==> design/flow/design.v <==
`timescale 1ns / 1ps
module fifo
(
 input we,  
 input re,
 input clk,
 input rst,
 input [7:0] data_in,
 output full,
 output reg [7:0] data_o,
 output  empty
);
integer i;
reg [4:0] pr,pw;
reg [7:0] mem [31:0];
assign empty = (pw == pr);
assign full  = ((pw + 5'd1) == pr);
 always@(posedge clk )
begin
 if(!rst)
  begin
   pr<=5'd1;
   pw<=5'd1;
   for(i=0;i<=31;i=i+1)
    begin
      mem[i]<=8'b0;
    end
  end
else
begin
  if(re&&!empty)
   begin
     data_o<=mem[pr];
     pr<=pr+5'd1;
   end
  if(we&&!full )
   begin
     mem[pw]<=data_in;
     pw<=pw+5'd1;
   end
end
end
endmodule
`timescale 1ns / 1ps
module UART_User_interface(
input [7:0]data_in,
input [2:0]addr,
input wr_en,
input rd_en,
input rst,
input clk,
input fifo_full,
output reg [7:0]AXI_data_out,
output reg [7:0]data_fifo,
output reg fifo_wr_en,
output     [7:0]reg_array0,
output     [7:0]reg_array1,
output     [7:0]reg_array3,
output     [7:0]reg_array4
    );
 reg [7:0] mem [0:7];
assign reg_array0=mem[0];    
assign reg_array1=mem[1];    
assign reg_array3=mem[3];    
assign reg_array4=mem[4];    
always @ (posedge clk) begin
 if (!rst) begin
   mem[0] <= 8'b0;
   mem[1] <= 8'b0;
   mem[2] <= 8'b0;
   mem[3] <= 8'b0;
   mem[4] <= 8'b0;
   mem[5] <= 8'b0;
   mem[6] <= 8'b0;
   mem[7] <= 8'b0;
   AXI_data_out <= 8'b0;
   data_fifo <= 8'b0;
   fifo_wr_en <= 1'b0;
    end
 else begin
   if (wr_en) 
      begin
       mem[addr] <= data_in;
       AXI_data_out <= 0;
         if (addr== 3'b000&& !fifo_full && reg_array3[7] == 0)
         begin                              
            fifo_wr_en <= 1'b1;             
            data_fifo <= data_in;
            mem[5] <= 8'b11111101;
         end 
         else 
         begin
            mem[5]<= 8'b11111111;
            fifo_wr_en <= 1'b0;
            data_fifo <= 8'b0;
         end  
   end	  
   else if (rd_en) begin
	       AXI_data_out <= mem[addr];
	       fifo_wr_en <= 1'b0;
   end
   else begin
	      AXI_data_out <= 0;
	      fifo_wr_en <= 1'b0;
	      mem[5]<= 8'b11111111;
   end	 
 end
end
endmodule
`timescale 1ns / 1ps
module c_div
(
input control,               
input clk_cpu,               
input rst,
input [7:0] tx,              
input [7:0] rate,            
output reg baud_clock,       
output reg baud_tick         
);
reg [15:0] value_rate;
reg  [22:0] int_counter;
reg generate_clk;
always @( posedge clk_cpu)
begin
	if (!rst)
		begin
         value_rate <=16'b0;
		 int_counter <= 0;
	     baud_clock <=1;
         generate_clk <= 0;
         baud_tick <= 0;
		end
    else if (control) begin
         value_rate <= {rate,tx};
         generate_clk <= 1;
         baud_tick <= 0;
    end
    else if (generate_clk) begin
	      if (int_counter == ((value_rate/2)))   
		     begin
		      int_counter <= 0;
		      baud_clock <= ~baud_clock;
		      baud_tick <= ~baud_clock;
		      end
	      else begin
		      int_counter <= int_counter + 1;
		      baud_tick <= 0;
	      end
          end
    else begin
             value_rate <= 16'b0;
		     int_counter <= 0;
	         baud_clock <=1;
	         baud_tick <= 0;
         end
end
endmodule
`timescale 1ns / 1ps
module Process(
    input LCR0,                            
    input LCR1,
    input LCR2,                            
    input LCR3,                            
    input LCR4,                           
    input LCR5,
    input [7:0] data_in,  
    input fifo_empty,                      
    input clk,
    input reset,
    input tx_ready,                       
    output reg  fifo_read,                
    output reg [8:0] data_out,  
    output reg  [3:0] data_length,
    output reg [1:0] num_stop_bit,     
    output reg data_out_active         
    );
 reg  [3:0] data_in_length ;
 reg [7:0] data;
 reg [2:0] state;
 reg [2:0] next_state;
 reg parity;
 parameter  IDLE = 1'b0;
 parameter  data_processing = 1'b1;
always @(posedge clk)
begin
  if (reset==0)  state<= IDLE;
  else           state<= next_state;
end
always @*
 begin
   data_out_active =  0;
   data_out =0;
   num_stop_bit =0;
   data_length =0;
   fifo_read = 0;
   data = 0;
   data_in_length = 0;
   parity = 0;
   next_state = IDLE;
   case (state)
   IDLE:
     begin
    if ( fifo_empty == 0 && tx_ready)   
       begin                            
      fifo_read = 1;                     
     next_state = data_processing ;
       end
 end
data_processing:
    begin
    data_out_active=1;
 case({LCR0,LCR1})               
      2'b00:   begin data_in_length =5; data = {3'b000, data_in[4:0]}; end
      2'b01:   begin data_in_length =6; data = {2'b00,  data_in[5:0]}; end
      2'b10:   begin data_in_length =7; data = {1'b0,   data_in[6:0]}; end
      default: begin data_in_length =8; data = data_in;               end
 endcase
 parity = (^data) ^ LCR5;
     if (LCR3==1)
 begin
      data_length = data_in_length + 4'd1 ;
      data_out = {1'b0,data} | ({8'b0,parity} << data_in_length) ;
     end
 else
      begin
      data_length =  data_in_length;
      data_out = {1'b0,data};
      end
 case (LCR2)                             
 1'b0:    num_stop_bit=2'b01;    
 default: begin
        case({LCR0,LCR1})
        2'b00:   num_stop_bit=2'b10 ;     
        default: num_stop_bit= 2'b11 ;    
        endcase
     end
endcase
    if(!tx_ready)
       next_state=  IDLE;
    else
       next_state=  data_processing ;
    end
 default: begin
    next_state = IDLE;
 end
endcase
 end
endmodule
`timescale 1ns / 1ps
module transmitter(
    input [8:0] data_in,           
    input [1:0] num_stop_bit,
    input reset,
    input [3:0] data_length,            
    input MCR1,                   
    input clk,                   
    input baud_tick,             
    input data_valid ,            
    input n_CTS ,
    output reg  serial_data_out,
    output reg  n_RTS,                       
    output reg  tx_done,          
    output tx_ready              
    );
  reg  [9:0] data;
  reg [13:0] clk_counter;
  reg [3:0] length;
  reg [3:0] bit_counter;  
  reg start_transmit;
  reg tx;
  assign tx_ready = !tx_done;
always @(posedge clk)
 begin
   if (!reset) begin
        data <= 0;
        length <= 0;
        clk_counter <=0;
        bit_counter <= 0;
        n_RTS <= 1;
        tx_done <=0;
        serial_data_out <= 1;
        tx <=1;
       end
   else if (!baud_tick) begin
   end
   else if (data_valid && MCR1 && tx && !n_CTS) begin
         data <= {data_in[8:0],1'b0};      
         length <= data_length;
         bit_counter <= 0;
         tx_done <= 0;
         n_RTS <= 1;    
         tx <=0;
   end 
  else if ( MCR1 && !tx)begin
    n_RTS <= 0;   
    if (bit_counter <= length) begin
       if (clk_counter == 15) begin              
          clk_counter <=  0;                     
          bit_counter <= bit_counter + 1;
          serial_data_out <= data[0];
          data <= {1'b0,data[9:1]};
          end
       else  begin
          serial_data_out <= data[0];
          clk_counter <= clk_counter +1;
        end      
     end
    else begin
     n_RTS <= 0;
        case (num_stop_bit)
      2'b01: begin
           if (clk_counter == 15)begin             
             clk_counter <=  0;
             tx_done <= 1;
             tx<=1;       
             serial_data_out <= 1;
              end
           else  begin
             serial_data_out <=1;
             clk_counter <= clk_counter +1;            
           end
       end
      2'b10:begin                         
           if (clk_counter == 23)begin            
             clk_counter <=  0;
             tx_done <= 1;
             tx<=1;     
             serial_data_out <=1;
              end
           else  begin
             clk_counter <= clk_counter +1;
              serial_data_out <=1;              
              end         
       end
    2'b11:begin
           if (clk_counter == 31)begin             
             clk_counter <=  0;
             tx_done <= 1;
             tx<=1;      
             serial_data_out <=1;
              end
           else  begin
             clk_counter <= clk_counter +1;
             serial_data_out <=1;             
              end         
      end
    default begin
           if (clk_counter == 15)begin             
             clk_counter <=  0;
             tx_done <= 1;
             tx<=1;         
             serial_data_out <=1;
              end
           else  begin
             clk_counter <= clk_counter +1; 
             serial_data_out <=1;            
              end       
     end
     endcase
    end    
 end
 else begin
       data <= 0;
       length <= 0;
       clk_counter <=0;
       bit_counter <= 0;
       n_RTS <= 1;
       tx_done <=0;
       serial_data_out <= 1;
       tx <= 1;
 end 
end
endmodule
`timescale 1ns / 1ps
module UART_Top_Module(
input clk,                      
input rst,                      
input [7:0] data_in,            
input wr_en,rd_en,              
input [2:0] address,            
output  [7:0]data_o,            
output  serial_data_out,        
output  n_RTS,                  
output  tx_done,                
input   n_CTS                 
);
wire b1;
wire [7:0]b2;
wire b3;
wire [7:0]ar0;
wire [7:0]ar1;
wire [7:0]ar3;
wire [7:0]ar4;
wire e1, e2;
wire [8:0]e3;
wire [1:0]e4;
wire [3:0]e5;
wire e6;
wire c1, c3;
wire [7:0]c2;
wire  d1, d2;
assign tx_done = e6;
 UART_User_interface UI1 ( .clk(clk), .rst(rst),
  .wr_en(wr_en), .rd_en(rd_en), .data_in(data_in)
  , .addr(address), .fifo_full(b1),
  .data_fifo(b2), .fifo_wr_en(b3), .AXI_data_out(data_o),
  .reg_array0(ar0), .reg_array1(ar1), .reg_array3(ar3)
  , .reg_array4(ar4)
  );
  fifo F1( .clk(clk), .rst(rst),
  .we(b3), .data_in(b2), .re(c1),
  .full(b1), .data_o(c2), .empty(c3));
  c_div CD1( .rst(rst),
  .clk_cpu(clk), .tx(ar0), .rate(ar1), .control(ar3[7]),
  .baud_clock(d1), .baud_tick(d2));
  Process pr(
  .clk(clk), 
  .reset(rst),
  .data_in(c2), 
  .fifo_empty(c3), 
  .tx_ready(e1),
  .LCR0(ar3[0]), 
  .LCR1(ar3[1]),
  .LCR2(ar3[2]),
  .LCR3(ar3[3]),
  .LCR4(ar3[4]),
  .LCR5(ar3[5]),
  .fifo_read(c1), 
  .data_out_active(e2),
  .data_out(e3), 
  .num_stop_bit(e4),
  .data_length(e5));
  transmitter TX(  .reset(rst),
  .data_valid(e2), .data_in(e3), .num_stop_bit(e4), .data_length(e5), .MCR1(ar4[1]), .clk(clk), .baud_tick(d2),
  .serial_data_out(serial_data_out), .n_RTS(n_RTS), .tx_done(e6),.tx_ready(e1),.n_CTS(n_CTS));
 endmodule
==> design/flow/run.sh <==
#!/bin/bash
# the make line also repeats each setting of config.mk as NAME=value (left out here)
make -C /OpenROAD-flow-scripts/flow DESIGN_CONFIG=/design/flow/config.mk WORK_HOME=/design/flow/orfs CLKGATE_MAP_FILE= finish
==> design/flow/config.mk <==
export PLATFORM = sky130hd
export DESIGN_NAME = UART_Top_Module
export DESIGN_NICKNAME = UART_Top_Module
export VERILOG_FILES = /design/flow/design.v
export SDC_FILE = /design/flow/constraint.sdc
export NUM_CORES = 4
export LEC_CHECK = 0
export ABC_AREA = 0
export CAP_MARGIN = 20
export CELL_PAD_IN_SITES_GLOBAL_PLACEMENT = 2
export CORE_ASPECT_RATIO = 1.12
export CORE_MARGIN = 2
export CORE_UTILIZATION = 56
export GPL_TIMING_DRIVEN = 0
export PLACE_DENSITY_LB_ADDON = 0.09
export SLEW_MARGIN = 20
export TNS_END_PERCENT = 60
==> design/flow/constraint.sdc <==
create_clock -name core_clock -period 5.34 [get_ports {clk}]
set_input_delay 1.0680 -clock core_clock [delete_from_list [all_inputs] [get_ports {clk}]]
set_output_delay 1.0680 -clock core_clock [all_outputs]
set_load 0.01 [all_outputs]
==> flow_summary.toml, run 1 <==
# implementation run metrics
[power]
peakVddDrop_mv = 0.2995
p_clk_uw = 3350
p_comb_share_pct = 16.2
p_comb_uw = 1390
power_switching_uw = 2159
powerDensity_nw_per_um2 = 381.6
pg_seq_uw = 3840
p_leak_uw = 0.007857
swShare_pct = 25.15
p_total_uw = 8586
power_frac_seq_pct = 44.8
top_power_group = "registers"
power.share.clock_pct = 39.0
internal_power_uw = 6426

[setup_path]
regToRegStartpoint = "F1.pw[1]"
crit_end = "CD1.baud_tick"
max_stage_delay_ns = 0.73
worst_setup_path_start_kind = "input port"
critPathMaxFanout = 10
slowest_stage = "clkbuf_1"
regToRegSetupSlack_ns = 2.08
path_depth = 5
crit_start = "rst"
crit_family = "buffers and inverters"
crit_buf_inv = 3
timing.rr.end = "F1.mem[16][1]"
rr_worst_depth = 6
worst_setup_path_end_kind = "register"
worstSetupPathType = "in2reg"
cp.arrival_ns = 3.69
critical_path.cell_chain = "clkbuf_1 -> clkbuf_1 -> clkbuf_1 -> nand3b_1 -> nor4_1"
cpMostUsedCell = "clkbuf_1"
cp.required_ns = 5.72

[cts]
cts_tree = "built"
cts_buffer_depth = 3
cts_hold_buf = 0
cts_resized = 0
htree_levels = 2
cts_buffers = 46
cts_root_buf = "clkbuf_16"
clk_latency_ns = 0.59
cts.sink_count = 434
clkSlewWorstSetupHoldPaths_ns = 0.06
cts_setup_buffers = 0

[yosys]
fp_nets = 1515
topCellsByArea = "edfxtp_1 (49%), mux4_2 (11%), dfxtp_1 (11%)"
xor_area_share_pct = 3.438
synth_top_flop_cell = "edfxtp_1"
async_flop_share_pct = 0
yosysTopAreaCell = "edfxtp_1"
muxShareOfSynthArea_pct = 11.86
yosysWarningCount = 5
synthDistinctLibCells = 63
synth_seq_share_pct = 59.58
netlist_area_um2 = 20090
ys_cells = 1483
synth-simple-area-share_pct = 16.36
top_cell_area_share_pct = 49.02
adder_share_pct = 0.9964
yosys_area_um2 = 20090
numSynthFlops = 434
netlist_instances = 1483
top_cell = "edfxtp_1"
synth-edff-count = 328
yosys.area_share.aoi_pct = 5.275
topCombFamilyByArea = "simple AND/OR/NAND/NOR gates"
post_synth.cell_area_avg_um2 = 13.55
top_cells_by_count = "edfxtp_1 (328), and2_1 (315), dfxtp_1 (106), nor2_1 (101), mux4_2 (96)"

[job]
max_cap_violations = 0
warnings = 32

[timing]
finalCritPeriodShare_pct = 61.88
slew_headroom_pct = 27.48
tightest_slew_ns = 1.076
fin_crit_ns = 3.304
slew_viol_final = 0
setup_viol = 0
setup_tns_ns = 0
hold_violations = 0
rsz0062_at_grt = "false"
holdWs_ns = 0.4552
fmax_mhz = 302.6
skew_ns = 0.02807

[global_routing]
antenna_found_initial = 0
track_usage_pct = 26.52
grt_max_degree = 17
grt_pass1_vias = 12270
grt_pass1_wl_um = 73200
grt-ovfl-total = 0

[placed_design]
dpl.cell_count = 1959
gp_congestion = 0.8725
hpwlAfterDp_um = 34610
port_buffers = 23

[floorplanning]
fp_util_pct = 56.69
fp.dieH_um = 204.5
std_cell_rows = 73
top_level_ports = 27
die_x_um = 183.0
coreArea_um2 = 35440
die_area_um2 = 37410

[min_path]
hold_path.class = "reg2reg"
hold_path_depth = 1
hold_end = "TX.n_RTS"
worstHoldStart = "TX.n_RTS"

[detailed_routing]
wl_per_cell_um = 23.43
drc = 0
diodes = 0
routed_via_density = 5.879
initialDrtViolationCount = 1111
num_vias = 12020
ant_nets = 0
wl_um = 47910
drt_pass1_iterations = 5

[finish]
syn_to_final_growth_pct = 11.98
final_cells = 2045
final_nets = 1589

[status]
status = "timing/DRC/antenna clean"
-- through the flow --
step                      setup WS [ns]  util (%)  area [um^2]
after global routing              1.893     63.48        22500
after floorplan                   2.235         -        20090
final                             2.036     63.48        22500
after detailed placement          1.346     58.98        20900
after CTS                         1.825     63.48        22500
after global placement            1.178     58.93        20890
-- layer usage --
layer / part of all wire [%] / track usage, % / up-vias
met4: 4.4 / 12.37 / 0
met1: 41 / 33.46 / 5995
met2: 50 / 45.48 / 320
met3: 5.1 / 3.831 / 90
li1: - / - / 5617
met5: 0 / 0 / -
-- area by class of cell --
type,instances,area [um^2]
Buffer,92,431.7
Clock buffer,57,1244
Sequential cell,434,11970
Fill cell,2676,12940
Multi-Input combinational cell,939,7621
Tap cell,450,563.0
Inverter,18,67.56
Clock inverter,29,351.6
Timing Repair Buffer,26,247.7
==> run 2: changes to the inputs <==
ABC_AREA = not set   (was 0)
CELL_PAD_IN_SITES_GLOBAL_PLACEMENT = not set   (was 2)
CORE_ASPECT_RATIO = not set   (was 1.12)
CORE_UTILIZATION = 36   (was 56)
GPL_TIMING_DRIVEN = not set   (was 0)
PLACE_DENSITY_LB_ADDON = not set   (was 0.09)
TNS_END_PERCENT = not set   (was 60)
clock period = 6.15 ns   (was 5.34 ns; I/O delays follow)
==> run 2 against run 1 <==
Still clean. Clock skew up 0.0070 ns. Flip-flop count unchanged. Die area is 54% higher. Area after synthesis unchanged. Design area increased by 0.58%. Worst hold slack improved by 0.0018 ns. Synthesized cell count is the same. Critical path depth decreased by 1. Critical path type is now reg2reg.
==> flow_summary.toml, run 2 <==
# implementation run metrics
[yosys]
yosys_area_um2 = 20090
netlist_area_um2 = 20090
top_cell_area_share_pct = 49.02
topCellsByArea = "edfxtp_1 (49%), mux4_2 (11%), dfxtp_1 (11%)"
yosys.area_share.aoi_pct = 5.275
xor_area_share_pct = 3.438
muxShareOfSynthArea_pct = 11.86
numSynthFlops = 434
async_flop_share_pct = 0
synth_top_flop_cell = "edfxtp_1"
top_cells_by_count = "edfxtp_1 (328), and2_1 (315), dfxtp_1 (106), nor2_1 (101), mux4_2 (96)"
netlist_instances = 1483
synth-edff-count = 328
topCombFamilyByArea = "simple AND/OR/NAND/NOR gates"
post_synth.cell_area_avg_um2 = 13.55
fp_nets = 1515
top_cell = "edfxtp_1"
synth_seq_share_pct = 59.58
yosysTopAreaCell = "edfxtp_1"
synthDistinctLibCells = 63
yosysWarningCount = 5
adder_share_pct = 0.9964
synth-simple-area-share_pct = 16.36
ys_cells = 1483

[setup_path]
critical_path.cell_chain = "xor2_1 -> xnor2_2 -> o311ai_4 -> o21ai_0"
max_stage_delay_ns = 1.02
cp.required_ns = 6.31
crit_end = "F1.mem[22][2]"
regToRegStartpoint = "F1.pr[3]"
crit_start = "F1.pr[3]"
timing.rr.end = "F1.mem[22][2]"
path_depth = 4
slowest_stage = "o311ai_4"
crit_family = "AND-OR/OR-AND gates"
worstSetupPathType = "reg2reg"
crit_buf_inv = 0
worst_setup_path_start_kind = "register"
regToRegSetupSlack_ns = 2.50
critPathMaxFanout = 19
cp.arrival_ns = 3.80
worst_setup_path_end_kind = "register"
rr_worst_depth = 4

[cts]
cts_root_buf = "clkbuf_16"
cts_resized = 0
cts.sink_count = 434
cts_tree = "built"
clk_latency_ns = 0.59
htree_levels = 2
cts_setup_buffers = 0
cts_buffers = 46
cts_hold_buf = 0
cts_buffer_depth = 3
clkSlewWorstSetupHoldPaths_ns = 0.06

[finish]
final_nets = 1527
final_area_um2 = 22630
final_cells = 2281
syn_to_final_growth_pct = 12.63

[power]
powerDensity_nw_per_um2 = 322.5
swShare_pct = 24.82
p_clk_uw = 2850
p_total_uw = 7298
power_switching_uw = 1811
p_comb_share_pct = 14.8
top_power_group = "registers"
p_comb_uw = 1080
pg_seq_uw = 3370
peakVddDrop_mv = 0.2167
p_leak_uw = 0.007786
power_frac_seq_pct = 46.2
power.share.clock_pct = 39.0
internal_power_uw = 5487

[placed_design]
port_buffers = 26
dpl.cell_count = 2195
hpwlAfterDp_um = 29150
dpl_cell_area_um2 = 21080
place_ws_ns = 2.140
gp_congestion = 0.8005

[timing]
rsz0062_at_grt = "false"
tightest_slew_ns = 1.128
slew_headroom_pct = 24.02
finalCritPeriodShare_pct = 59.32
skew_ns = 0.03511
finalWorstSetupSlack_ns = 2.502
setup_tns_ns = 0
setup_viol = 0
slew_viol_final = 0
fmax_mhz = 274.1
fin_crit_ns = 3.648
hold_violations = 0

[min_path]
hold_path.class = "reg2reg"
worstHoldStart = "TX.length[3]"
hold_path_depth = 2
hold_end = "TX.length[3]"

[job]
warnings = 32
max_cap_violations = 0

[floorplanning]
die_area_um2 = 57720
std_cell_rows = 86
fp_util_pct = 36.47
die_x_um = 240.2
fp.dieH_um = 240.2
coreArea_um2 = 55090
top_level_ports = 27

[global_routing]
antenna_found_initial = 1
grt_max_degree = 69
grt_pass1_wl_um = 68990
grt-ovfl-total = 0
track_usage_pct = 15.60
grt_pass1_vias = 11670

[detailed_routing]
diodes = 0
num_vias = 11590
drt_pass1_iterations = 5
routed_via_density = 5.080
wl_per_cell_um = 19.44
ant_nets = 0
drc = 0
wl_um = 44340
initialDrtViolationCount = 764

[status]
status = "timing/DRC/antenna clean"
==> run 2: routing by layer <==
layer | track usage (%) | wire (um) | vias to the layer above
met3 | 2.388 | 1798 | 68
li1 | - | - | 5483
met1 | 21.33 | 20140 | 5808
met5 | 0 | 13 | -
met4 | 4.705 | 1055 | 2
met2 | 25.64 | 21340 | 227
==> run 2: final cells by class <==
cell class                      count  area, um^2
Multi-Input combinational cell    939        7626
Sequential cell                   434       11980
Fill cell                        5134       32460
Timing Repair Buffer               56       478.0
Tap cell                          748       935.9
Clock inverter                     19       220.2
Inverter                           18       67.56
Clock buffer                       67        1324
==> run 2: through the flow <==
step | hold slack (ns) | utilization, %
2_1_floorplan | 0.4319 | -
3_3_place_gp | 0.4433 | 38.25
3_5_place_dp | 0.4481 | 38.26
4_1_cts | 0.4563 | 41.06
5_1_grt | 0.4863 | 41.07
6_report | 0.4570 | 41.07
==> run 3: changes to the inputs <==
CAP_MARGIN = 40   (was 20)
CORE_UTILIZATION = 72   (was 36)
CTS_CLUSTER_SIZE = 17   (was not set)
PLACE_DENSITY_LB_ADDON = 0.29   (was not set)
clock period = 2.35 ns   (was 6.15 ns; I/O delays follow)
==> run 3 against run 2 <==
The layout now fails its checks (setup timing). Routed wire length up 27%. Combinational power rose to 3.6 times the previous value. Total power rose to 2.8 times the previous value. Die area down 49%. Clock power rose to 2.7 times the previous value. Flip-flop count unchanged. Sequential power rose to 2.6 times the previous value. Via count up 19%. Final cell count down 12%. Critical path depth up 2. Sequential share of layout area down 2.6 points. Area after synthesis unchanged. Largest cell class unchanged.
==> flow_summary.toml, run 3 <==
# implementation run metrics
[yosys]
muxShareOfSynthArea_pct = 11.86
adder_share_pct = 0.9964
numSynthFlops = 434
top_cell = "edfxtp_1"
async_flop_share_pct = 0
synth_seq_share_pct = 59.58
fp_nets = 1515
topCellsByArea = "edfxtp_1 (49%), mux4_2 (11%), dfxtp_1 (11%)"
post_synth.cell_area_avg_um2 = 13.55
synth_top_flop_cell = "edfxtp_1"
yosysTopAreaCell = "edfxtp_1"
yosys_area_um2 = 20090
synth-simple-area-share_pct = 16.36
synth-edff-count = 328
top_cell_area_share_pct = 49.02
xor_area_share_pct = 3.438
netlist_instances = 1483
ys_cells = 1483
netlist_area_um2 = 20090
topCombFamilyByArea = "simple AND/OR/NAND/NOR gates"
synthDistinctLibCells = 63
yosys.area_share.aoi_pct = 5.275
top_cells_by_count = "edfxtp_1 (328), and2_1 (315), dfxtp_1 (106), nor2_1 (101), mux4_2 (96)"
yosysWarningCount = 5

[power]
power_frac_seq_pct = 43.5
p_leak_uw = 0.008544
p_clk_uw = 7580
peakVddDrop_mv = 0.6425
internal_power_uw = 15050
top_power_group = "registers"
swShare_pct = 25.81
power.share.clock_pct = 37.4
power_switching_uw = 5235
p_comb_uw = 3880
p_total_uw = 20280
p_comb_share_pct = 19.1
powerDensity_nw_per_um2 = 851.4
pg_seq_uw = 8820

[detailed_routing]
dr.max_layer_used = "met4"
wl_per_cell_um = 28.14
wl_met2_um = 27930
initialDrtViolationCount = 1826
drc = 0
wl_met1_um = 19300
met3WireLength_um = 5702
num_vias = 13740
routed_via_density = 6.846
drt_pass1_iterations = 8
diodes = 0
ant_nets = 0
wl_um = 56490

[cts]
cts_tree = "built"
cts_buffers = 44
clk_latency_ns = 0.57
htree_levels = 2
clkSlewWorstSetupHoldPaths_ns = 0.08
cts_hold_buf = 0
cts_buffer_depth = 3
cts_root_buf = "clkbuf_16"
cts.sink_count = 434

[global_routing]
grt_max_degree = 64
grt_pass1_vias = 13440
antenna_found_initial = 0
grt-ovfl-total = 0
grt_pass1_wl_um = 79140
track_usage_pct = 36.56

[setup_path]
timing.rr.end = "F1.data_o[0]"
cp.required_ns = 2.66
worst_setup_path_start_kind = "register"
regToRegSetupSlack_ns = -0.09
cp.arrival_ns = 2.75
worstSetupPathType = "reg2reg"
crit_family = "multiplexers"
worst_setup_path_end_kind = "register"
rr_worst_depth = 6
crit_buf_inv = 3
max_stage_delay_ns = 0.52
crit_end = "F1.data_o[0]"
critical_path.cell_chain = "buf_12 -> buf_16 -> buf_12 -> mux4_2 -> mux4_2 -> mux2_2"
critPathMaxFanout = 7
crit_start = "F1.pr[0]"
path_depth = 6
regToRegStartpoint = "F1.pr[0]"
slowest_stage = "mux4_2"

[timing]
fin_crit_ns = 2.443
tightest_slew_ns = 0.8705
holdWs_ns = 0.4520
finalCritPeriodShare_pct = 103.9
setup_viol = 81
rsz0062_at_grt = "true"
finalWorstSetupSlack_ns = -0.09269
slew_viol_final = 0
skew_ns = 0.02916
fmax_mhz = 409.4
hold_violations = 0
setup_tns_ns = -1.592
slew_headroom_pct = 41.79

[min_path]
worstHoldStart = "TX.n_RTS"
hold_path_depth = 1
hold_end = "TX.n_RTS"
hold_path.class = "reg2reg"

[finish]
fillers = 1167
final_area_um2 = 23820
syn_to_final_growth_pct = 18.58
utilization_pct = 86.23
final_nets = 1625
layout.area.comb_um2 = 8120
seqCellArea_um2 = 11990

[status]
violations = "setup timing"
status = "complete, but fails checks"

[placed_design]
port_buffers = 26
hpwlAfterDp_um = 30340
gp_congestion = 0.8776
dpl_cell_area_um2 = 21350

[floorplanning]
die_x_um = 171.1
std_cell_rows = 61
fp_util_pct = 72.72
fp.dieH_um = 171.1
top_level_ports = 27
coreArea_um2 = 27630
die_area_um2 = 29260

[job]
max_cap_violations = 0
warnings = 35
[run 3: cell type report]
type                    count  share of cell area [%]
clock buffers              60                   5.136
well taps                 378                   1.985
multi-input cells         939                   34.08
inverters                  18                  0.2941
repair buffers            156                   6.969
flip-flops and latches    434                   50.31
clock inverters            22                   1.224
[run 3: repair_timing]
item	4_1_cts	5_1_grt
pin swaps	5	21
buffers inserted	19	9
hold endpoints to repair	0	0
gates cloned	1	3
resized	46	94
endpoints found under the setup margin	517	435
[run 3: stage by stage]
step,instances,setup slack [ns]
2_1_floorplan,1483,-0.08056
3_5_place_dp,1892,-0.3181
4_1_cts,1994,0.0009415
5_1_grt,2007,-0.1159
6_report,2007,-0.09269
3_3_place_gp,1892,-0.1336
[run 3: per-layer routing]
metal	global-route usage, %	vias to the layer above
met4	18.17	0
li1	-	5690
met1	46.93	6737
met3	6.778	250
met2	60.54	1062
met5	0	-
==> run 4: changes to the inputs <==
ABC_AREA = 0   (was not set)
CAP_MARGIN = 20   (was 40)
CELL_PAD_IN_SITES_DETAIL_PLACEMENT = 0   (was not set)
CELL_PAD_IN_SITES_GLOBAL_PLACEMENT = 0   (was not set)
CORE_MARGIN = 9   (was 2)
CORE_UTILIZATION = 54   (was 72)
CTS_CLUSTER_DIAMETER = 295   (was not set)
CTS_CLUSTER_SIZE = not set   (was 17)
GPL_TIMING_DRIVEN = 1   (was not set)
clock period = 1.72 ns   (was 2.35 ns; I/O delays follow)
==> run 4 against run 3 <==
Via count is 4.1% lower. The layout still fails its checks (setup timing). Clock skew is 0.0034 ns lower. Combinational power is 33% higher. Global-route usage is 14 points lower. Core utilization is 16 points lower. Design area is 7.5% higher. Largest cell class unchanged. Flip-flop count stayed put. Total power is 35% higher. Area after synthesis stayed put.
==> flow_summary.toml, run 4 <==
# implementation run metrics
[status]
status = "complete, but fails checks"
violations = "setup timing"

[yosys]
xor_area_share_pct = 3.438
topCellsByArea = "edfxtp_1 (49%), mux4_2 (11%), dfxtp_1 (11%)"
top_cell_area_share_pct = 49.02
netlist_area_um2 = 20090
top_cell = "edfxtp_1"
ys_cells = 1483
yosys.area_share.aoi_pct = 5.275
top_cells_by_count = "edfxtp_1 (328), and2_1 (315), dfxtp_1 (106), nor2_1 (101), mux4_2 (96)"
muxShareOfSynthArea_pct = 11.86
synthDistinctLibCells = 63
fp_nets = 1515
adder_share_pct = 0.9964
yosysWarningCount = 5
netlist_instances = 1483
synth_top_flop_cell = "edfxtp_1"
yosysTopAreaCell = "edfxtp_1"
synth_seq_share_pct = 59.58
synth-simple-area-share_pct = 16.36
yosys_area_um2 = 20090
topCombFamilyByArea = "simple AND/OR/NAND/NOR gates"
synth-edff-count = 328
async_flop_share_pct = 0
numSynthFlops = 434
post_synth.cell_area_avg_um2 = 13.55

[cts]
cts.sink_count = 434
clk_latency_ns = 0.58
htree_levels = 2
cts_hold_buf = 0
cts_buffer_depth = 3
clkSlewWorstSetupHoldPaths_ns = 0.06
cts_root_buf = "clkbuf_16"
cts_tree = "built"
cts_buffers = 45

[power]
power_switching_uw = 6796
p_comb_share_pct = 18.8
power_frac_seq_pct = 43.8
p_comb_uw = 5160
peakVddDrop_mv = 0.8930
internal_power_uw = 20650
powerDensity_nw_per_um2 = 1072
power.share.clock_pct = 37.4
p_clk_uw = 10300
top_power_group = "registers"
swShare_pct = 24.77
p_leak_uw = 0.009355
pg_seq_uw = 12000

[floorplanning]
coreArea_um2 = 36610
die_x_um = 210.9
die_area_um2 = 44470
std_cell_rows = 70
fp.dieH_um = 210.9
fp_util_pct = 54.88
top_level_ports = 27

[min_path]
hold_path_depth = 3
worstHoldStart = "rst"
hold_path.class = "in2reg"
hold_end = "F1.pw[0]"

[global_routing]
grt_pass1_vias = 13650
antenna_found_initial = 0
grt-ovfl-total = 0
grt.busiest_layer = "met2"
gr-usage-met1_pct = 28.64
grt_pass1_wl_um = 78700
grt_max_degree = 42
track_usage_pct = 22.91
met3_usage_pct = 4.866
use_met2_pct = 38.54

[setup_path]
crit_end = "F1.data_o[4]"
path_depth = 5
cpMostUsedCell = "mux4_2"
worst_setup_path_end_kind = "register"
critPathMaxFanout = 8
crit_buf_inv = 2
critical_path.cell_chain = "buf_12 -> buf_16 -> mux4_2 -> mux4_2 -> mux2_4"
regToRegSetupSlack_ns = -0.60
cp.required_ns = 2.05
worstSetupPathType = "reg2reg"
regToRegStartpoint = "F1.pr[0]"
worst_setup_path_start_kind = "register"
max_stage_delay_ns = 0.57
cp.arrival_ns = 2.65
crit_family = "multiplexers"
crit_start = "F1.pr[0]"
timing.rr.end = "F1.data_o[4]"
slowest_stage = "mux4_2"
rr_worst_depth = 5

[timing]
tightest_slew_ns = 0.6590
slew_headroom_pct = 54.93
finalWorstSetupSlack_ns = -0.6031
setup_viol = 619
finalCritPeriodShare_pct = 135.1
skew_ns = 0.02573
slew_viol_final = 0
rsz0062_at_grt = "true"
fmax_mhz = 430.5
fin_crit_ns = 2.323
hold_violations = 0
holdWs_ns = 0.2884

[job]
warnings = 35
max_cap_violations = 0

[detailed_routing]
drc = 0
wl_um = 50610
drt_pass1_iterations = 5
diodes = 0
wl_per_cell_um = 22.84
routed_via_density = 5.943
num_vias = 13170
ant_nets = 0
initialDrtViolationCount = 1201

[finish]
syn_to_final_growth_pct = 27.43
final_nets = 1744

[placed_design]
gp_congestion = 0.8281
hpwlAfterDp_um = 31920
place_ws_ns = -0.6453
port_buffers = 26
-- run 4: final cells by class --
type	instances	area, um^2
Clock buffer	57	1232
Sequential cell	434	12000
Timing Repair Buffer	274	2765
Clock inverter	26	320.3
Tap cell	468	585.6
Fill cell	2331	11010
Inverter	18	72.57
Multi-Input combinational cell	939	8628
-- run 4: metrics by stage --
| stage | area, um^2 | total power (uW) | cells | util [%] | TNS, ns |
|---|---|---|---|---|---|
| detailed placement | 22790 | 16560 | 2088 | 62.25 | -298.15 |
| global placement | 22790 | 16510 | 2088 | 62.25 | -262.07 |
| CTS | 25300 | 27040 | 2207 | 69.11 | -249.45 |
| global route | 25600 | 28280 | 2216 | 69.93 | -286.83 |
| floorplan | 20670 | 15390 | 1483 | - | -199.34 |
| finish | 25600 | 27440 | 2216 | 69.93 | -237.87 |
-- run 4: layer usage --
metal	routed length, um	up-vias
met2	25370	506
li1	-	5930
met4	1844	0
met3	3738	116
met5	0	-
met1	19660	6618
-- run 4: what timing repair did --
action | 4_1_cts | 5_1_grt
pin swaps | 37 | 10
endpoints found under the setup margin | 619 | 624
gates resized | 123 | 48
cloned | 6 | 4
endpoints found under the hold margin | 0 | 0
buffers inserted | 32 | 10
==> run 5: changes to the inputs <==
ABC_AREA = not set   (was 0)
CELL_PAD_IN_SITES_DETAIL_PLACEMENT = not set   (was 0)
CELL_PAD_IN_SITES_GLOBAL_PLACEMENT = not set   (was 0)
CORE_MARGIN = 2   (was 9)
CORE_UTILIZATION = 66   (was 54)
CTS_CLUSTER_DIAMETER = not set   (was 295)
GPL_TIMING_DRIVEN = not set   (was 1)
PLACE_DENSITY_LB_ADDON = not set   (was 0.29)
clock period = 3.87 ns   (was 1.72 ns; I/O delays follow)
==> run 5 against run 4 <==
Die area decreased by 28%. Global-route usage grew 5.8 points. Worst hold slack gained 0.18 ns. Synthesized cell count unchanged. Setup slack better by 1.0 ns. Now clean on timing, DRC and antenna. Fmax shrank 32%. Routed wire length decreased by 13%. Largest cell class unchanged. Critical path depth is 1 higher. Area after synthesis did not move. Largest power group unchanged.
==> flow_summary.toml, run 5 <==
# implementation run metrics
[power]
top_power_group = "registers"
swShare_pct = 24.01
power_switching_uw = 2752
peakVddDrop_mv = 0.4365
pg_seq_uw = 5350
p_clk_uw = 4380
p_leak_uw = 0.007832
internal_power_uw = 8709
power_frac_seq_pct = 46.7
p_comb_share_pct = 15.1
power.share.clock_pct = 38.2
p_comb_uw = 1730
powerDensity_nw_per_um2 = 515.6
p_total_uw = 11460

[floorplanning]
die_x_um = 178.5
die_area_um2 = 31850
fp_util_pct = 67.43
top_level_ports = 27
fp.dieH_um = 178.5
std_cell_rows = 63
coreArea_um2 = 29800

[yosys]
muxShareOfSynthArea_pct = 11.86
netlist_area_um2 = 20090
synth-simple-area-share_pct = 16.36
synthDistinctLibCells = 63
synth_seq_share_pct = 59.58
ys_cells = 1483
yosys_area_um2 = 20090
async_flop_share_pct = 0
topCombFamilyByArea = "simple AND/OR/NAND/NOR gates"
xor_area_share_pct = 3.438
yosysWarningCount = 5
top_cells_by_count = "edfxtp_1 (328), and2_1 (315), dfxtp_1 (106), nor2_1 (101), mux4_2 (96)"
yosysTopAreaCell = "edfxtp_1"
topCellsByArea = "edfxtp_1 (49%), mux4_2 (11%), dfxtp_1 (11%)"
top_cell_area_share_pct = 49.02
post_synth.cell_area_avg_um2 = 13.55
fp_nets = 1515
numSynthFlops = 434
synth-edff-count = 328
synth_top_flop_cell = "edfxtp_1"
adder_share_pct = 0.9964
netlist_instances = 1483
yosys.area_share.aoi_pct = 5.275
top_cell = "edfxtp_1"

[timing]
setup_tns_ns = 0
rsz0062_at_grt = "false"
hold_violations = 0
slew_viol_final = 0
setup_viol = 0
fmax_mhz = 291.0
tightest_slew_ns = 1.110
skew_ns = 0.01439
slew_headroom_pct = 25.20
finalCritPeriodShare_pct = 88.78
fin_crit_ns = 3.436

[detailed_routing]
wl_per_cell_um = 22.70
initialDrtViolationCount = 1133
diodes = 0
drc = 0
drt_pass1_iterations = 5
num_vias = 11950
ant_nets = 0
routed_via_density = 6.190
wl_um = 43800

[global_routing]
grt_pass1_wl_um = 68260
grt_max_degree = 69
antenna_found_initial = 0
grt-ovfl-total = 0
grt_pass1_vias = 11940
track_usage_pct = 28.67

[setup_path]
crit_family = "AND-OR/OR-AND gates"
cp.arrival_ns = 3.56
cp.required_ns = 3.99
crit_end = "F1.mem[2][2]"
slowest_stage = "o311ai_4"
critical_path.cell_chain = "inv_1 -> ha_1 -> xnor2_1 -> nand3_1 -> o311ai_4 -> o21ai_0"
regToRegStartpoint = "F1.pw[0]"
crit_start = "F1.pw[0]"
timing.rr.end = "F1.mem[2][2]"
max_stage_delay_ns = 0.95
worstSetupPathType = "reg2reg"
rr_worst_depth = 6
critPathMaxFanout = 14
path_depth = 6
crit_buf_inv = 1
worst_setup_path_end_kind = "register"
worst_setup_path_start_kind = "register"
regToRegSetupSlack_ns = 0.43

[cts]
cts_buffer_depth = 3
clk_latency_ns = 0.55
cts_resized = 0
clkSlewWorstSetupHoldPaths_ns = 0.06
cts_setup_buffers = 0
cts.sink_count = 434
htree_levels = 2
cts_hold_buf = 0
cts_root_buf = "clkbuf_16"
cts_tree = "built"
cts_buffers = 45

[job]
max_cap_violations = 0
warnings = 34

[placed_design]
hpwlAfterDp_um = 28640
gp_congestion = 0.8385
dpl.cell_count = 1849
port_buffers = 26

[min_path]
worstHoldStart = "TX.n_RTS"
hold_end = "TX.n_RTS"
hold_path.class = "reg2reg"
hold_path_depth = 1

[finish]
final_cells = 1930
syn_to_final_growth_pct = 10.63
utilization_pct = 74.60
final_nets = 1538

[status]
status = "timing/DRC/antenna clean"
## run 5: layout make-up
type                    instances  area [um^2]
fillers                      1912         7569
multi-input cells             939         7621
repair buffers                 68        570.5
inverters                      18        67.56
flip-flops and latches        434        11980
well taps                     390        488.0
clock buffers                  62         1281
clock inverters                19        222.7
## run 5: stage by stage
step / hold slack [ns] / instance area, um^2 / worst slack, ns
after global placement: 0.4318 / 20720 / 0.5318
after global routing: 0.4875 / 22230 / 0.2062
after CTS: 0.4692 / 22230 / 0.4166
after floorplan: 0.4319 / 20090 / 1.059
after detailed placement: 0.4470 / 20720 / 0.4381
final: 0.4638 / 22230 / 0.4340
## run 5: layer usage
| layer | wire length (um) | part of all wire [%] | track usage [%] |
|---|---|---|---|
| met5 | 0 | 0 | 0 |
| met4 | 1583 | 3.6 | 10.67 |
| met3 | 2841 | 6.5 | 4.540 |
| met2 | 20930 | 48 | 45.72 |
| met1 | 18450 | 42 | 40.34 |
==> run 6: changes to the inputs <==
CTS_CLUSTER_SIZE = 95   (was not set)
PLACE_DENSITY = 0.38   (was not set)
clock period = 2.84 ns   (was 3.87 ns; I/O delays follow)
==> run 6 against run 5 <==
Non-clock buffer count grew 27. Worst hold slack lost 0.016 ns. Largest power group unchanged. Still clean. Die area is the same. Clock power grew 45%. Routed wire length grew 6.8%. Via count grew 3.1%. First-iteration DRC count grew 4.7%. Sequential power grew 36%.
==> flow_summary.toml, run 6 <==
# implementation run metrics
[power]
peakVddDrop_mv = 0.5895
p_comb_uw = 2460
p_leak_uw = 0.008032
p_clk_uw = 6340
power_switching_uw = 3921
p_comb_share_pct = 15.3
powerDensity_nw_per_um2 = 710.8
power_frac_seq_pct = 45.3
power.share.clock_pct = 39.4
swShare_pct = 24.39
internal_power_uw = 12150
top_power_group = "registers"
pg_seq_uw = 7280

[finish]
fillers = 1842
final_cells = 1958
syn_to_final_growth_pct = 12.55
final_area_um2 = 22610
final_nets = 1564
layout.area.comb_um2 = 7632
utilization_pct = 75.89
seqCellArea_um2 = 11980

[detailed_routing]
ant_nets = 0
drc = 0
dr.max_layer_used = "met5"
wl_met1_um = 18900
met3WireLength_um = 3659
num_vias = 12320
routed_via_density = 6.293
wl_met2_um = 22560
initialDrtViolationCount = 1186
wl_per_cell_um = 23.89
diodes = 0
wl_um = 46770
drt_pass1_iterations = 7

[timing]
finalWorstSetupSlack_ns = 0.1295
fin_crit_ns = 2.711
hold_violations = 0
fmax_mhz = 368.9
skew_ns = 0.02947
finalCritPeriodShare_pct = 95.44
setup_tns_ns = 0
tightest_slew_ns = 1.174
slew_viol_final = 0
rsz0062_at_grt = "false"
setup_viol = 0
slew_headroom_pct = 19.70

[cts]
htree_levels = 2
cts_hold_buf = 0
cts_tree = "built"
cts_root_buf = "clkbuf_16"
cts_setup_buffers = 0
cts_buffer_depth = 3
cts_resized = 15
cts.sink_count = 434
clkSlewWorstSetupHoldPaths_ns = 0.06
clk_latency_ns = 0.56
cts_buffers = 44

[yosys]
synth-simple-area-share_pct = 16.36
adder_share_pct = 0.9964
top_cells_by_count = "edfxtp_1 (328), and2_1 (315), dfxtp_1 (106), nor2_1 (101), mux4_2 (96)"
ys_cells = 1483
synth_seq_share_pct = 59.58
post_synth.cell_area_avg_um2 = 13.55
netlist_instances = 1483
top_cell = "edfxtp_1"
async_flop_share_pct = 0
yosysTopAreaCell = "edfxtp_1"
synth-edff-count = 328
fp_nets = 1515
synth_top_flop_cell = "edfxtp_1"
yosys_area_um2 = 20090
yosysWarningCount = 5
xor_area_share_pct = 3.438
topCellsByArea = "edfxtp_1 (49%), mux4_2 (11%), dfxtp_1 (11%)"
netlist_area_um2 = 20090
top_cell_area_share_pct = 49.02
yosys.area_share.aoi_pct = 5.275
muxShareOfSynthArea_pct = 11.86
synthDistinctLibCells = 63
numSynthFlops = 434
topCombFamilyByArea = "simple AND/OR/NAND/NOR gates"

[setup_path]
max_stage_delay_ns = 0.45
slowest_stage = "dfxtp_1"
cpMostUsedCell = "buf_4"
worstSetupPathType = "reg2reg"
worst_setup_path_start_kind = "register"
cp.required_ns = 3.10
path_depth = 10
regToRegStartpoint = "F1.pw[0]"
worst_setup_path_end_kind = "register"
crit_start = "F1.pw[0]"
cp.arrival_ns = 2.97
crit_buf_inv = 5
crit_end = "F1.mem[20][2]"
timing.rr.end = "F1.mem[20][2]"
critPathMaxFanout = 13
critical_path.cell_chain = "inv_1 -> ha_1 -> xnor2_1 -> nand3_1 -> buf_4 -> o311ai_4 -> buf_12 -> buf_4 -> o21ai_0 -> buf_4"
regToRegSetupSlack_ns = 0.13
rr_worst_depth = 10
crit_family = "buffers and inverters"

[placed_design]
dpl_cell_area_um2 = 21020
dpl.cell_count = 1876
port_buffers = 26
gp_congestion = 0.8398
hpwlAfterDp_um = 30380
place_ws_ns = -0.09563

[floorplanning]
fp_util_pct = 67.43
fp.dieH_um = 178.5
top_level_ports = 27
die_x_um = 178.5
coreArea_um2 = 29800
die_area_um2 = 31850
std_cell_rows = 63

[global_routing]
antenna_found_initial = 1
grt_pass1_vias = 12020
grt_max_degree = 59
track_usage_pct = 30.26
grt-ovfl-total = 0
grt_pass1_wl_um = 71130

[min_path]
worstHoldStart = "TX.n_RTS"
hold_path.class = "reg2reg"
hold_path_depth = 1
hold_end = "TX.n_RTS"

[job]
max_cap_violations = 0
warnings = 34

[status]
status = "timing/DRC/antenna clean"
==> run 6: metal layers <==
layer  up-vias  track usage [%]
li1       5548                -
met1      6105            41.41
met2       554            48.86
met3       112            5.754
met4         2            11.14
met5         -                0
==> run 6: through the flow <==
stage / hold WS (ns) / total power (uW)
final: 0.4474 / 16070
after global routing: 0.4793 / 16490
after CTS: 0.4546 / 16080
after detailed placement: 0.4402 / 9853
after global placement: 0.4341 / 9813
after floorplan: 0.4319 / 9162
==> run 6: area by class of cell <==
type / count / area share (%)
Clock buffer: 50 / 5.245
Clock inverter: 32 / 1.765
Inverter: 18 / 0.2988
Multi-Input combinational cell: 939 / 33.75
Sequential cell: 434 / 52.97
Tap cell: 390 / 2.158
Timing Repair Buffer: 95 / 3.807
==> run 7: changes to the inputs <==
ABC_AREA = 1   (was not set)
CELL_PAD_IN_SITES_DETAIL_PLACEMENT = 2   (was not set)
CELL_PAD_IN_SITES_GLOBAL_PLACEMENT = 1   (was not set)
CORE_MARGIN = 9   (was 2)
CORE_UTILIZATION = 20   (was 66)
CTS_CLUSTER_DIAMETER = 295   (was not set)
CTS_CLUSTER_SIZE = 25   (was 95)
GPL_ROUTABILITY_DRIVEN = 0   (was not set)
GPL_TIMING_DRIVEN = 1   (was not set)
MAX_ROUTING_LAYER = met4   (was not set)
PLACE_DENSITY = not set   (was 0.38)
PLACE_DENSITY_LB_ADDON = 0.26   (was not set)
SETUP_SLACK_MARGIN = 0.37   (was not set)
SLEW_MARGIN = 35   (was 20)
TNS_END_PERCENT = 65   (was not set)
clock period = 2.92 ns   (was 2.84 ns; I/O delays follow)
==> run 7 against run 6 <==
First-iteration DRC count fell by 11%. Largest power group unchanged. Routed wire length rose by 51%. Critical endpoint is now F1.mem[16][5]. Highest routed layer is now met4. Clock skew rose by 0.00080 ns.
==> flow_summary.toml, run 7 <==
# implementation run metrics
[timing]
fmax_mhz = 397.6
slew_viol_final = 0
fin_crit_ns = 2.515
rsz0062_at_grt = "true"
skew_ns = 0.03027
hold_violations = 0
setup_viol = 0
finalCritPeriodShare_pct = 86.13
tightest_slew_ns = 0.8598
slew_headroom_pct = 42.47

[finish]
final_nets = 2161
seqCellArea_um2 = 11990
final_area_um2 = 23170
syn_to_final_growth_pct = 15.23
layout.area.comb_um2 = 7501
fillers = 11150

[power]
p_comb_uw = 3560
powerDensity_nw_per_um2 = 611.4
top_power_group = "registers"
p_leak_uw = 0.007575
p_comb_share_pct = 25.2
power.share.clock_pct = 24.6
swShare_pct = 34.21
pg_seq_uw = 7110
p_clk_uw = 3490
power_switching_uw = 4847
power_frac_seq_pct = 50.2
peakVddDrop_mv = 0.4052
p_total_uw = 14170
internal_power_uw = 9319

[min_path]
hold_path.class = "reg2reg"
worstHoldStart = "CD1.baud_clock"
hold_path_depth = 1
hold_end = "CD1.baud_tick"

[setup_path]
worst_setup_path_start_kind = "register"
critPathMaxFanout = 9
crit_family = "simple AND/OR/NAND/NOR gates"
critical_path.cell_chain = "ha_2 -> nand2_1 -> o21ai_2 -> o21ai_2 -> xor2_1 -> nand3_2 -> nand2_4 -> nor2_8 -> buf_4 -> clkbuf_16 -> nand3_4 -> nand2_4"
regToRegStartpoint = "F1.pw[0]"
cp.arrival_ns = 2.82
max_stage_delay_ns = 0.40
crit_end = "F1.mem[16][5]"
crit_buf_inv = 2
cp.required_ns = 3.22
slowest_stage = "dfxtp_4"
path_depth = 12
crit_start = "F1.pw[0]"
worstSetupPathType = "reg2reg"
rr_worst_depth = 12
worst_setup_path_end_kind = "register"
timing.rr.end = "F1.mem[16][5]"
regToRegSetupSlack_ns = 0.41

[placed_design]
dpl_cell_area_um2 = 22090
hpwlAfterDp_um = 49230
port_buffers = 26

[yosys]
top_cell_area_share_pct = 48.98
async_flop_share_pct = 0
synth-edff-count = 328
ys_cells = 2110
netlist_instances = 2110
top_cell = "nor2_1"
topCombFamilyByArea = "simple AND/OR/NAND/NOR gates"
topCellsByArea = "edfxtp_1 (49%), nor2_1 (11%), dfxtp_1 (11%)"
yosys.area_share.aoi_pct = 10.58
yosys_area_um2 = 20110
muxShareOfSynthArea_pct = 0
synthDistinctLibCells = 41
top_cells_by_count = "nor2_1 (568), edfxtp_1 (328), nand2_1 (274), o21ai_0 (212), inv_1 (115)"
yosysWarningCount = 5
synth-simple-area-share_pct = 22.49
synth_top_flop_cell = "edfxtp_1"
post_synth.cell_area_avg_um2 = 9.530
synth_seq_share_pct = 59.53
fp_nets = 2142
adder_share_pct = 0.9955
numSynthFlops = 434
netlist_area_um2 = 20110
xor_area_share_pct = 1.699
yosysTopAreaCell = "edfxtp_1"

[global_routing]
track_usage_pct = 12.59
grt_pass1_vias = 16420
grt-ovfl-total = 0
grt_max_degree = 84
antenna_found_initial = 1
grt_pass1_wl_um = 106200

[status]
status = "timing/DRC/antenna clean"

[detailed_routing]
drt_pass1_iterations = 5
initialDrtViolationCount = 1057
wl_per_cell_um = 20.57
num_vias = 15140
ant_nets = 0
drc = 0
routed_via_density = 4.410
wl_um = 70590

[floorplanning]
fp.dieH_um = 335.1
die_x_um = 335.1
die_area_um2 = 112300
coreArea_um2 = 98990
std_cell_rows = 115
fp_util_pct = 20.31
top_level_ports = 27

[cts]
cts.sink_count = 434
cts_tree = "built"
cts_buffers = 21
htree_levels = 1
cts_root_buf = "clkbuf_16"
clkSlewWorstSetupHoldPaths_ns = 0.11
cts_buffer_depth = 3
clk_latency_ns = 0.59

[job]
warnings = 34
max_cap_violations = 0
run 7: per-stage QoR:
step                worst slack (ns)  TNS, ns  utilization, %  hold slack, ns  std cells
floorplan                     0.4407        0               -          0.4145       2110
global placement             -0.3671   -3.295           22.30          0.4394       3381
detailed placement           0.06671        0           22.31          0.4563       3381
CTS                           0.2738        0           23.09          0.4505       3420
global route                  0.2988        0           23.41          0.4780       3432
finish                        0.4050        0           23.41          0.4623       3432
run 7: what timing repair did:
item / in CTS / in global routing
buffers inserted: 0 / 7
setup endpoints to repair: 256 / 355
pin swaps: 0 / 0
gates cloned: 1 / 4
resized: 38 / 42
hold buffers: 0 / 0
endpoints found under the hold margin: 0 / 0
run 7: area by class of cell:
class                           count  share of cell area [%]
Antenna cell                        1                 0.01080
Clock buffer                       36                   2.511
Clock inverter                      2                  0.1080
Inverter                          118                   1.933
Multi-Input combinational cell   1445                   32.37
Sequential cell                   434                   51.74
Tap cell                         1287                   6.950
Timing Repair Buffer              109                   4.379
run 7: metal layers:
layer | global-route usage (%) | share of wire [%] | up-vias | wire [um]
met5 | - | 0 | - | 0
met4 | 1.934 | 1.3 | 0 | 925
met3 | 1.436 | 2.9 | 38 | 2027
met2 | 20.83 | 48 | 157 | 33800
met1 | 16.82 | 48 | 7721 | 33830
li1 | - | - | 7219 | -
==> run 8: changes to the inputs <==
CELL_PAD_IN_SITES_DETAIL_PLACEMENT = 0   (was 2)
CELL_PAD_IN_SITES_GLOBAL_PLACEMENT = 0   (was 1)
CORE_MARGIN = 2   (was 9)
CORE_UTILIZATION = 72   (was 20)
CTS_CLUSTER_DIAMETER = 42   (was 295)
CTS_CLUSTER_SIZE = 15   (was 25)
GPL_ROUTABILITY_DRIVEN = not set   (was 0)
MAX_ROUTING_LAYER = not set   (was met4)
PLACE_DENSITY_LB_ADDON = 0.01   (was 0.26)
SETUP_SLACK_MARGIN = not set   (was 0.37)
SLEW_MARGIN = 20   (was 35)
TNS_END_PERCENT = not set   (was 65)
clock period = 2.05 ns   (was 2.92 ns; I/O delays follow)
==> run 8 against run 7 <==
Now fails the layout checks on setup timing. Area after synthesis unchanged. Register-to-register slack got worse by 1.0 ns. Non-clock buffer count increased by 99. Clock power increased to 2.6 times the previous value. Sequential power increased by 42%. Flip-flop count unchanged. Largest cell class unchanged.
==> flow_summary.toml, run 8 <==
# implementation run metrics
[global_routing]
grt_max_degree = 65
track_usage_pct = 38.51
antenna_found_initial = 2
grt_pass1_wl_um = 85690
grt_pass1_vias = 16150
grt-ovfl-total = 0

[finish]
fillers = 1017
final_cells = 2671
layout.area.comb_um2 = 8683
seqCellArea_um2 = 11990
syn_to_final_growth_pct = 25.69
final_nets = 2285

[setup_path]
crit_family = "AND-OR/OR-AND gates"
rr_worst_depth = 8
crit_end = "F1.data_o[2]"
crit_buf_inv = 3
worst_setup_path_start_kind = "register"
path_depth = 8
worstSetupPathType = "reg2reg"
regToRegSetupSlack_ns = -0.59
slowest_stage = "o211ai_1"
cp.required_ns = 2.38
cp.arrival_ns = 2.97
max_stage_delay_ns = 0.66
timing.rr.end = "F1.data_o[2]"
critical_path.cell_chain = "inv_2 -> buf_6 -> o21ai_0 -> o22ai_1 -> o211ai_1 -> nand3_1 -> o21ai_1 -> inv_1"
critPathMaxFanout = 32
worst_setup_path_end_kind = "register"
regToRegStartpoint = "F1.pr[0]"
crit_start = "F1.pr[0]"

[floorplanning]
coreArea_um2 = 27630
fp.dieH_um = 171.1
die_area_um2 = 29280
die_x_um = 171.1
std_cell_rows = 61
fp_util_pct = 72.78
top_level_ports = 27

[yosys]
xor_area_share_pct = 1.699
synthDistinctLibCells = 41
ys_cells = 2110
fp_nets = 2142
topCombFamilyByArea = "simple AND/OR/NAND/NOR gates"
top_cell = "nor2_1"
yosys_area_um2 = 20110
netlist_instances = 2110
yosysTopAreaCell = "edfxtp_1"
async_flop_share_pct = 0
synth_top_flop_cell = "edfxtp_1"
netlist_area_um2 = 20110
top_cells_by_count = "nor2_1 (568), edfxtp_1 (328), nand2_1 (274), o21ai_0 (212), inv_1 (115)"
topCellsByArea = "edfxtp_1 (49%), nor2_1 (11%), dfxtp_1 (11%)"
yosys.area_share.aoi_pct = 10.58
top_cell_area_share_pct = 48.98
synth-simple-area-share_pct = 22.49
post_synth.cell_area_avg_um2 = 9.530
yosysWarningCount = 5
synth-edff-count = 328
synth_seq_share_pct = 59.53
muxShareOfSynthArea_pct = 0
numSynthFlops = 434
adder_share_pct = 0.9955

[power]
power.share.clock_pct = 35.5
p_clk_uw = 8920
p_comb_uw = 6080
powerDensity_nw_per_um2 = 994.0
p_comb_share_pct = 24.2
p_leak_uw = 0.008755
internal_power_uw = 16270
pg_seq_uw = 10100
top_power_group = "registers"
peakVddDrop_mv = 1.023
swShare_pct = 35.26
p_total_uw = 25120
power_switching_uw = 8858
power_frac_seq_pct = 40.3

[min_path]
hold_path.class = "in2reg"
hold_path_depth = 3
hold_end = "F1.pw[1]"
worstHoldStart = "rst"

[cts]
cts_root_buf = "clkbuf_16"
cts_tree = "built"
cts.sink_count = 434
clk_latency_ns = 0.58
cts_buffer_depth = 3
htree_levels = 2
clkSlewWorstSetupHoldPaths_ns = 0.08
cts_buffers = 48

[timing]
tightest_slew_ns = 0.9827
slew_viol_final = 0
fin_crit_ns = 2.641
hold_violations = 0
slew_headroom_pct = 34.48
fmax_mhz = 378.7
setup_viol = 550
finalWorstSetupSlack_ns = -0.5906
rsz0062_at_grt = "true"
skew_ns = 0.02871
finalCritPeriodShare_pct = 128.8

[placed_design]
dpl.cell_count = 2557
place_ws_ns = -0.1662
gp_congestion = 0.8892
hpwlAfterDp_um = 35180
port_buffers = 26

[detailed_routing]
drt_pass1_iterations = 13
drc = 0
initialDrtViolationCount = 3947
routed_via_density = 7.039
ant_nets = 0
wl_um = 72410
num_vias = 18800
wl_per_cell_um = 27.11

[status]
violations = "setup timing"
status = "complete, but fails checks"

[job]
max_cap_violations = 0
warnings = 35
## run 8: routing by layer
layer / global-route usage (%) / vias to the layer above / share of wire, %
li1: - / 7538 / -
met1: 47.49 / 8557 / 30
met5: 0 / - / 0.015
met3: 6.893 / 711 / 15
met2: 65.60 / 1993 / 46
met4: 19.34 / 2 / 9.7
## run 8: through the flow
stage	area (um^2)	hold WS, ns	TNS [ns]	util (%)
after CTS	23910	0.1911	-19.95	86.55
after detailed placement	21990	0.4548	-56.74	79.61
after floorplan	20390	0.4145	-38.03	-
after global placement	21990	0.4437	-42.57	79.61
after global routing	25270	0.2417	-145.94	91.46
final	25280	0.2465	-149.50	91.48
## run 8: layout make-up
| cell class | instances | share of cell area, % |
|---|---|---|
| Tap cell | 378 | 1.871 |
| Antenna cell | 2 | 0.01980 |
| Sequential cell | 434 | 47.43 |
| Multi-Input combinational cell | 1443 | 34.35 |
| Timing Repair Buffer | 208 | 8.326 |
| Clock buffer | 54 | 4.965 |
| Clock inverter | 34 | 1.282 |
| Inverter | 118 | 1.752 |
## run 8: repair_timing
| item | in CTS | in global routing |
|---|---|---|
| resized | 45 | 343 |
| setup endpoints to repair | 521 | 556 |
| pin swaps | 9 | 14 |
| buffers inserted | 17 | 6 |
| gates cloned | 1 | 2 |
| hold buffers | 0 | 0 |
==> run 9: changes to the inputs <==
ABC_AREA = 0   (was 1)
CAP_MARGIN = 0   (was 20)
CORE_UTILIZATION = 65   (was 72)
CTS_CLUSTER_DIAMETER = 360   (was 42)
CTS_CLUSTER_SIZE = not set   (was 15)
PLACE_DENSITY = 0.66   (was not set)
PLACE_DENSITY_LB_ADDON = not set   (was 0.01)
clock period = 1.46 ns   (was 2.05 ns; I/O delays follow)
==> run 9 against run 8 <==
Still fails the layout checks on setup timing. Clock power rose by 32%. Area after synthesis barely moved. Routed wire length fell by 25%. Global-route usage fell by 5.5 points. Register-to-register slack got worse by 0.31 ns. Critical endpoint is now F1.data_o[1].
==> flow_summary.toml, run 9 <==
# implementation run metrics
[cts]
cts_hold_buf = 0
cts_buffer_depth = 3
cts.sink_count = 434
cts_tree = "built"
clkSlewWorstSetupHoldPaths_ns = 0.06
cts_root_buf = "clkbuf_16"
clk_latency_ns = 0.56
htree_levels = 2
cts_buffers = 44

[setup_path]
cp.arrival_ns = 2.67
slowest_stage = "mux4_2"
worstSetupPathType = "reg2reg"
crit_start = "F1.pr[0]"
critPathMaxFanout = 6
worst_setup_path_start_kind = "register"
regToRegStartpoint = "F1.pr[0]"
critical_path.cell_chain = "buf_4 -> buf_12 -> mux4_2 -> mux4_2 -> mux2_4"
path_depth = 5
timing.rr.end = "F1.data_o[1]"
crit_buf_inv = 2
crit_end = "F1.data_o[1]"
rr_worst_depth = 5
max_stage_delay_ns = 0.58
cp.required_ns = 1.77
regToRegSetupSlack_ns = -0.90
worst_setup_path_end_kind = "register"
crit_family = "multiplexers"
cpMostUsedCell = "mux4_2"

[detailed_routing]
ant_nets = 0
wl_um = 54590
num_vias = 13600
drt_pass1_iterations = 8
initialDrtViolationCount = 1372
wl_per_cell_um = 25.13
drc = 0
routed_via_density = 6.260
diodes = 0

[timing]
tightest_slew_ns = 0.5339
slew_viol_final = 0
fmax_mhz = 424.2
finalWorstSetupSlack_ns = -0.8973
setup_tns_ns = -404.84
fin_crit_ns = 2.357
setup_viol = 668
hold_violations = 0
holdWs_ns = 0.1936
skew_ns = 0.02439
slew_headroom_pct = 64.03
finalCritPeriodShare_pct = 161.5
rsz0062_at_grt = "true"

[placed_design]
port_buffers = 26
place_ws_ns = -0.8988
gp_congestion = 0.8732
hpwlAfterDp_um = 32180

[yosys]
netlist_area_um2 = 20090
top_cell_area_share_pct = 49.02
muxShareOfSynthArea_pct = 11.86
synth_top_flop_cell = "edfxtp_1"
top_cell = "edfxtp_1"
yosys_area_um2 = 20090
topCellsByArea = "edfxtp_1 (49%), mux4_2 (11%), dfxtp_1 (11%)"
adder_share_pct = 0.9964
yosysTopAreaCell = "edfxtp_1"
post_synth.cell_area_avg_um2 = 13.55
synth_seq_share_pct = 59.58
fp_nets = 1515
yosysWarningCount = 5
ys_cells = 1483
synth-edff-count = 328
xor_area_share_pct = 3.438
synthDistinctLibCells = 63
async_flop_share_pct = 0
top_cells_by_count = "edfxtp_1 (328), and2_1 (315), dfxtp_1 (106), nor2_1 (101), mux4_2 (96)"
numSynthFlops = 434
yosys.area_share.aoi_pct = 5.275
topCombFamilyByArea = "simple AND/OR/NAND/NOR gates"
netlist_instances = 1483
synth-simple-area-share_pct = 16.36

[global_routing]
grt-ovfl-total = 0
antenna_found_initial = 0
grt_pass1_wl_um = 81400
track_usage_pct = 33.04
grt_max_degree = 35
grt_pass1_vias = 13850

[floorplanning]
coreArea_um2 = 30510
top_level_ports = 27
std_cell_rows = 64
die_area_um2 = 32330
fp.dieH_um = 179.8
fp_util_pct = 65.85
die_x_um = 179.8

[job]
warnings = 37
max_cap_violations = 0

[power]
p_comb_uw = 6720
internal_power_uw = 24320
peakVddDrop_mv = 1.349
pg_seq_uw = 14200
power.share.clock_pct = 36.1
powerDensity_nw_per_um2 = 1269
top_power_group = "registers"
p_leak_uw = 0.009515
swShare_pct = 25.53
power_switching_uw = 8339
power_frac_seq_pct = 43.3
p_clk_uw = 11800
p_comb_share_pct = 20.6

[min_path]
hold_path.class = "in2reg"
worstHoldStart = "rst"
hold_end = "F1.pw[0]"
hold_path_depth = 3

[finish]
final_nets = 1773
layout.area.comb_um2 = 8577
syn_to_final_growth_pct = 28.12
seqCellArea_um2 = 11990
utilization_pct = 84.38
fillers = 1519

[status]
violations = "setup timing"
status = "complete, but fails checks"
## run 9: per-layer routing
metal	up-vias	part of all wire [%]	global-route usage, %
met2	712	50	53.87
li1	6000	-	-
met3	148	8.3	6.301
met5	-	0	0
met4	0	4.2	14.89
met1	6736	38	43.69
## run 9: area by class of cell
class / instances / area share [%]
clock buffer: 55 / 4.763
inverter: 18 / 0.2819
clock inverter: 26 / 1.006
sequential: 434 / 46.58
tap: 396 / 1.925
timing repair buffer: 303 / 12.13
multi-input combinational: 940 / 33.32
## run 9: what timing repair did
action                                  CTS  global route
resized                                 117            63
endpoints found under the setup margin  668           700
gates cloned                             11             1
pin swaps                                90            11
setup buffers                            39             7
## run 9: metrics by stage
step,instances,cell area (um^2),power [uW]
6_report,2172,25740,32660
4_1_cts,2168,25540,32290
5_1_grt,2172,25740,33420
2_1_floorplan,1483,20670,18130
3_3_place_gp,2037,22940,19720
3_5_place_dp,2037,22940,19810
No activity file was given, so power comes from the tool's default toggle rates.
